Design top_module, start of the top module:
module top_module (
    clk,
    rst,
    X,
    n,
    start,
    Y,
    valid,
    ready,
    overflow,
    error
);
input clk, rst, start;
input [7:0] X;
input [2:0] n;
output valid, ready, overflow, error;
output [31:0] Y;
wire flush,load,controller_inuse;
assign error = 1'b0;
datapath dp( .clk(clk),
             .rst(rst),
             .flush(flush),
             .load(load),
             .x(X),
             .n(n), 
             .controller_inuse(controller_inuse), 
             .result(Y), 
             .valid(valid), 
             .ready(ready), 
             .ov_flag(overflow)
            );
controller ctrl( .clk(clk), 
                 .rst(rst), 
                 .start(start), 
                 .ready(ready), 
                 .error(error), 
                 .ov_flag(overflow), 
                 .flush(flush), 
                 .load(load), 
                 .controller_inuse(controller_inuse)
                );
endmodule
clock: 7.6 ns
lec_check: 0
cap_margin: 20
core_margin: 2
core_utilization: 55
cts_cluster_size: 28
setup_slack_margin: -0.56
slew_margin: 20
run.sh (not shown) runs the stock make flow with config.mk's settings and CLKGATE_MAP_FILE=.
The baseline finished but failed the layout checks on negative setup slack.
Edit:
Settings changed: CORE_UTILIZATION 55 to 72, CTS_CLUSTER_SIZE 28 to unset, PLACE_DENSITY_LB_ADDON set to 0.01, SETUP_SLACK_MARGIN -0.56 to unset.
Clock period 7.6 ns to 11.7 ns, I/O delays scaled along.
The changed run reached the layout checks and failed them: negative setup slack.
Wire length goes down by 3.6%.
Clock skew goes up by 0.013 ns.
Register-to-register slack improved by 6.2 ns.
Setup slack improved by 3.7 ns.
Count of clock-buffer cells in the layout goes down by 6.
Cell area goes down by 8.5%.
Non-clock buffer count goes down by 387.

---

## JK
Starting RTL as in the previous note.
==> flow/config.mk <==
export PLATFORM = sky130hd
export DESIGN_NAME = top_module
export DESIGN_NICKNAME = top_module
export VERILOG_FILES = /design/flow/design.v
export SDC_FILE = /design/flow/constraint.sdc
export NUM_CORES = 4
export LEC_CHECK = 0
export ABC_AREA = 1
export CAP_MARGIN = 5
export CELL_PAD_IN_SITES_DETAIL_PLACEMENT = 0
export CORE_ASPECT_RATIO = 1.39
export CORE_MARGIN = 4
export CORE_UTILIZATION = 40
export HOLD_SLACK_MARGIN = 0.28
export MAX_ROUTING_LAYER = met5
export SETUP_SLACK_MARGIN = 3.6
export SLEW_MARGIN = 35
export TNS_END_PERCENT = 20
==> flow/constraint.sdc <==
create_clock -name core_clock -period 12.7 [get_ports {clk}]
set_input_delay 2.5400 -clock core_clock [delete_from_list [all_inputs] [get_ports {clk}]]
set_output_delay 2.5400 -clock core_clock [all_outputs]
set_load 0.01 [all_outputs]
JK: full flow OK, the timing, design-rule and antenna checks passed
Modified inputs, MS compared to JK
- clearing SETUP_SLACK_MARGIN, which used to be 3.6
- clearing MAX_ROUTING_LAYER, which used to be met5
- swapping 4 for 2 in CORE_MARGIN
- clearing CELL_PAD_IN_SITES_DETAIL_PLACEMENT, which used to be 0
- clearing ABC_AREA, which used to be 1
- clearing HOLD_SLACK_MARGIN, which used to be 0.28
- clearing TNS_END_PERCENT, which used to be 20
- swapping 35 for 20 in SLEW_MARGIN
- swapping 5 for 20 in CAP_MARGIN
- clearing CORE_ASPECT_RATIO, which used to be 1.39
- swapping 12.7 for 14.5 in the clock period (ns, I/O delays scaled along)
Findings:
- The run showing the greater met1 track utilization from global routing is MS.
- Clock transition at the registers of the reported paths: JK vs MS, no meaningful difference
- Initial antenna violation count down 8 in MS wrt JK
The inputs of AL differ from those of MS as listed below.
- a change of CORE_UTILIZATION from 40 to 65
- a change of the clock period (ns, I/O delays scaled along) from 14.5 to 12.3
Results
The flow completed for AL, but it is not clean: the layout still shows negative setup slack. AL vs MS: largest driver fanout on the critical path down. AL ends up with higher count of plain and timing-repair buffers than MS does. AL gives more effective utilization at floorplan than MS did. Design area, AL vs MS: up by a little under 10%.
Inputs modified between AL and TR:
- ABC_AREA newly set to 1
- CTS_CLUSTER_SIZE newly set to 40
- PLACE_DENSITY_LB_ADDON newly set to 0.06
- CORE_UTILIZATION changed from 65 to 71
- the clock period (ns, I/O delays scaled along) changed from 12.3 to 10.6
TR vs. AL: setup slack down 890 ps, design area rose by about 9%, synthesized cell count saw an increase, post-layout instance count excluding filler cells grew by 21%.
Nothing crashed in TR and all stages finished; the problem is that the final layout failed, the offending checks being negative setup slack.
The higher worst hold slack came out of TR.
TR ends up with lower arrival time of data at the critical path endpoint than AL does.
Of TR and AL, TR shows the lower floorplan die area, with AL above it.
> inputs changed (TR -> PW)
- PLACE_DENSITY_LB_ADDON: 0.06 -> 0.01
- CTS_CLUSTER_SIZE: 40 -> 72
- CORE_UTILIZATION: 71 -> 72
- the clock period (ns, I/O delays scaled along): 10.6 -> 10.7
Results
Every stage of PW finished as expected; the final checks, on the other hand, flagged negative setup slack, which means the layout fails.
The higher number of cell rows came out of TR.
Comparing global routing met2 resource utilization for TR and PW, the bigger number came from PW.
Boundary pin count came out exactly the same in TR and PW.
Comparing PW with TR, the share of final layout cell area taken by clock buffers and inverters came out essentially unchanged.
From TR to PW the numbers moved as follows: transition at the pin with the smallest max-transition slack moved up, total die area moved down, pin count of the biggest net entering global routing moved down.

---

pepper:
Starting RTL as in the previous note.
==> flow/config.mk <==
export PLATFORM = sky130hd
export DESIGN_NAME = top_module
export DESIGN_NICKNAME = top_module
export VERILOG_FILES = /design/flow/design.v
export SDC_FILE = /design/flow/constraint.sdc
export NUM_CORES = 4
export LEC_CHECK = 0
export ABC_AREA = 1
export CAP_MARGIN = 20
export CELL_PAD_IN_SITES_DETAIL_PLACEMENT = 1
export CORE_MARGIN = 9
export CORE_UTILIZATION = 59
export CTS_CLUSTER_DIAMETER = 303
export GPL_ROUTABILITY_DRIVEN = 1
export MAX_ROUTING_LAYER = met4
export MIN_ROUTING_LAYER = met2
export SETUP_SLACK_MARGIN = 0.33
export SLEW_MARGIN = 20
export TNS_END_PERCENT = 30
==> flow/constraint.sdc <==
create_clock -name core_clock -period 8.0 [get_ports {clk}]
set_input_delay 1.6000 -clock core_clock [delete_from_list [all_inputs] [get_ports {clk}]]
set_output_delay 1.6000 -clock core_clock [all_outputs]
set_load 0.01 [all_outputs]
pepper terminated abnormally: detailed placement reported DPL-0033.
Changes in sierra relative to pepper:
- ABC_AREA no longer set, was 1
- SLEW_MARGIN now 10, was 20
- CORE_MARGIN now 3, was 9
- GPL_ROUTABILITY_DRIVEN no longer set, was 1
- TNS_END_PERCENT no longer set, was 30
- CTS_CLUSTER_DIAMETER no longer set, was 303
- SETUP_SLACK_MARGIN no longer set, was 0.33
- MAX_ROUTING_LAYER now met5, was met4
- CTS_CLUSTER_SIZE now 93, previously not set
- CORE_UTILIZATION now 40, was 59
- the clock period (ns, I/O delays scaled along) now 16.8, was 8.0
[summary]
- sierra went all the way through the flow, and no timing, DRC or antenna check failed.
- Changes observed in sierra relative to pepper: number of top-level pins flat; routability congestion estimate went down 0.080; number of enable-type register cells in the synthesized netlist about even; post-synthesis sequential area ratio climbed 0.73 points.
- sierra vs. pepper: simple logic cell fraction of the synthesized area decreased by 1.0 points relative to the old numbers, aoi/oai-family share of the synthesized area went up by 1.6 points, proportion of synthesized area in mux cells higher, synthesized cell count went down 1,029.
- Going from pepper to sierra, starting density of the core dropped 19 points, total die size climbed 0.025 mm^2.
> inputs changed (sierra -> nickel)
- changing CORE_UTILIZATION from 40 to 45
- changing CORE_MARGIN from 3 to 2
- removing CTS_CLUSTER_SIZE (formerly 93)
- changing SLEW_MARGIN from 10 to 20
- removing CELL_PAD_IN_SITES_DETAIL_PLACEMENT (formerly 1)
- removing MAX_ROUTING_LAYER (formerly met5)
- removing MIN_ROUTING_LAYER (formerly met2)
- setting SETUP_SLACK_MARGIN to 1.47 for the first time
- changing the clock period (ns, I/O delays scaled along) from 16.8 to 7.6
[summary]
- Delta(final-layout clock-cell area share, nickel - sierra) < 0
- The lower relative max-transition margin of sierra and nickel is in sierra.
- Complete run, failing final checks: nickel, reason setup timing.
- Between sierra and nickel, cell count increased.
- Compared with sierra, nickel shows a lower met3 usage in global routing.
- Re final cell utilization of the core: sierra was lower than nickel.
- nickel: number of global-route vias before repair lower than sierra
- | met1 wire length | nickel vs sierra | 54,000 um higher |
- nickel vs. sierra: post-route standard cell area excluding fillers climbed 0.012 mm^2, sum of met2 wire segment lengths after detailed routing dropped about 5%.
